## red
// FPU_top_level
module FPU_top_level
(
 input 	       clk,
 input 	       nrst,
 input  [31:0] floating_point1,
 input  [31:0] floating_point2,
 input  [2:0]  frm,
 input  [6:0]  funct7,
 output [31:0] floating_point_out,
 output [4:0]  flags
 );
export LEC_CHECK = 0
export CAP_MARGIN = 30
export CORE_ASPECT_RATIO = 1.15
export CORE_MARGIN = 2
export CORE_UTILIZATION = 69
export CTS_CLUSTER_DIAMETER = 258
export CTS_CLUSTER_SIZE = 43
export MAX_ROUTING_LAYER = met4
export PLACE_DENSITY = 0.67
export SETUP_SLACK_MARGIN = -0.59
export SLEW_MARGIN = 20
export TNS_END_PERCENT = 100
create_clock -name core_clock -period 7.27 [get_ports {clk}]
run.sh (not shown) runs the stock make flow with config.mk's settings and CLKGATE_MAP_FILE=.
red: complete, dirty (setup timing)
Input changes introduced in blue (baseline for comparison: red):
- a deleted CORE_ASPECT_RATIO that had been 1.15
- a deleted MAX_ROUTING_LAYER that had been met4
- a change of CORE_UTILIZATION from 69 to 60
- a deleted TNS_END_PERCENT that had been 100
- a deleted CTS_CLUSTER_DIAMETER that had been 258
- a deleted PLACE_DENSITY that had been 0.67
- a change of CAP_MARGIN from 30 to 20
- a change of CTS_CLUSTER_SIZE from 43 to 100
- a deleted SETUP_SLACK_MARGIN that had been -0.59
- a change of the clock period (ns, I/O delays scaled along) from 7.27 to 5.5
Of blue and red, none finishes clean.
red → blue: count of mapped cells out of synthesis stayed essentially flat; pre-CTS setup slack decreased 1.28 ns; overall die area +15%.
From blue to red, number of sinks driven by the clock tree did not move at all.
Edits applied to the flow inputs when going from blue to green:
- CTS_CLUSTER_SIZE removed (was 100)
- CORE_UTILIZATION changed from 60 to 40
- the clock period (ns, I/O delays scaled along) changed from 5.5 to 10.0
## What came out
FAIL blue @ global routing: tool exited with error
green | stages: all done | timing, DRC, antenna: all pass
Between blue and green, the post-synthesis cell area does not differ in any meaningful way.
In terms of area fraction in xor and xnor cells, green and blue differ only marginally.
Against blue, green comes in 21 points lower on initial core utilization.
Die area (green over blue): increase, 28,000 um2
[compare] base=blue new=green: core footprint shows an increase of about 50%, number of placed instances, taps included shows a reduction of 290, HPWL after detailed placement shows a reduction of 14%.
For orange, these inputs were changed with respect to green:
- CTS_CLUSTER_SIZE now 98, previously not set
- SETUP_SLACK_MARGIN now -0.06, previously not set
- SLEW_MARGIN now 0, was 20
- CTS_CLUSTER_DIAMETER now 281, previously not set
- CORE_ASPECT_RATIO now 0.5, previously not set
- CAP_MARGIN now 0, was 20
- ABC_AREA now 1, previously not set
- PLACE_DENSITY_LB_ADDON now 0.04, previously not set
- Cell area after synthesis in orange vs green: up 1900 um2
- Cell with the largest stage delay on the worst path = fa_1: green; cell with the largest stage delay on the worst path = clkdlybuf4s50_1: orange
- orange — count of inserted tapcells about 10% higher, green as reference
- Looking at detailed-routed wire length on met2, orange sits 26% above green.
- Number of max-capacitance violations reported came out exactly the same in green and orange.
- Lower chip area line of the yosys report goes to green over orange.
- green → orange: wire length up about 26%; number of placement rows down 29.

---

## try-lagoon
FPU_top_level again, from the RTL that the note above started with.
clock: 5.55 ns
lec_check: 0
cap_margin: 20
core_margin: 2
core_utilization: 72
cts_cluster_diameter: 381
cts_cluster_size: 74
place_density: 0.36
slew_margin: 40
tns_end_percent: 5
For try-lagoon, the flow was terminated by a tool error in global routing (5_1_grt) and produced no final design.
diff inputs: try-lagoon => try-zinc
Settings: PLACE_DENSITY removed (was 0.36); TNS_END_PERCENT removed (was 5); CTS_CLUSTER_SIZE removed (was 74); CORE_UTILIZATION changed from 72 to 66; SLEW_MARGIN changed from 40 to 20; CTS_CLUSTER_DIAMETER removed (was 381); the clock period (ns, I/O delays scaled along) changed from 5.55 to 7.7.
Findings:
No final results exist for try-lagoon, since it was stopped by error GRT-0116 during global routing (5_1_grt). [flow] try-zinc | stages: complete | final checks: fail | reason: negative setup slack. STATUS half-perimeter wire length after detailed placement: try-zinc wins against try-lagoon. Diff try-lagoon -> try-zinc: die area climbed about 9%; post-placement cell area dropped 2600 sq um; number of post-CTS setup repair buffers climbed 130%; number of instances in the placed design dropped 277. Diff try-zinc..try-lagoon | register area share after synthesis | unchanged. Compared to try-lagoon, try-zinc has routability congestion estimate about 1% lower.
Setup changes, try-zinc to try-yarrow
Settings: swapping 66 for 58 in CORE_UTILIZATION; putting SETUP_SLACK_MARGIN at 1.32 where nothing was set; swapping 7.7 for 6.55 in the clock period (ns, I/O delays scaled along).
==> comparison <==
try-yarrow finished every stage; the final checks, however, were not passed, the failures being negative setup slack. Compared with try-zinc, try-yarrow shows a higher area growth from synthesis to final layout. try-yarrow has global-route met3 utilization below what try-zinc had. Per the comparison of try-yarrow with try-zinc, number of antenna violations at the first check in global routing rose 8, cell area after synthesis essentially unchanged. Diff try-zinc -> try-yarrow | number of vias after detailed routing | increase of about 10%. try-yarrow gives more number of non-clock buffers than try-zinc did. On final core utilization, the higher figure sits with try-zinc, not try-yarrow. Compared with try-zinc, try-yarrow degrades global-route wire length before repair.
#### Input delta (try-tundra over try-yarrow)
Settings: SETUP_SLACK_MARGIN: 1.32 -> -0.38; the clock period (ns, I/O delays scaled along): 6.55 -> 6.86.
[summary]
Delta(biggest fanout along the worst timing path, try-tundra - try-yarrow) > 0. Delta (try-tundra minus try-yarrow): data required time of the critical path increased 340 ps; worst hold slack neither gained nor lost much; routing usage on met1 down 1.9 points. Compare try-tundra and try-yarrow | worst-case setup margin in the final layout lower: try-yarrow. Comparing try-tundra and try-yarrow, final-layout clock buffer total is lower on try-tundra. Design area (try-yarrow / try-tundra): 1.10. try-yarrow reports its startpoint of the most critical setup path as floating_point1[4] while try-tundra reports floating_point1[5]. Every stage of try-yarrow finished as expected; the final checks, on the other hand, flagged negative setup slack, which means the layout fails. Final checks on try-tundra, whose flow otherwise completed, came back failing, citing negative setup slack.
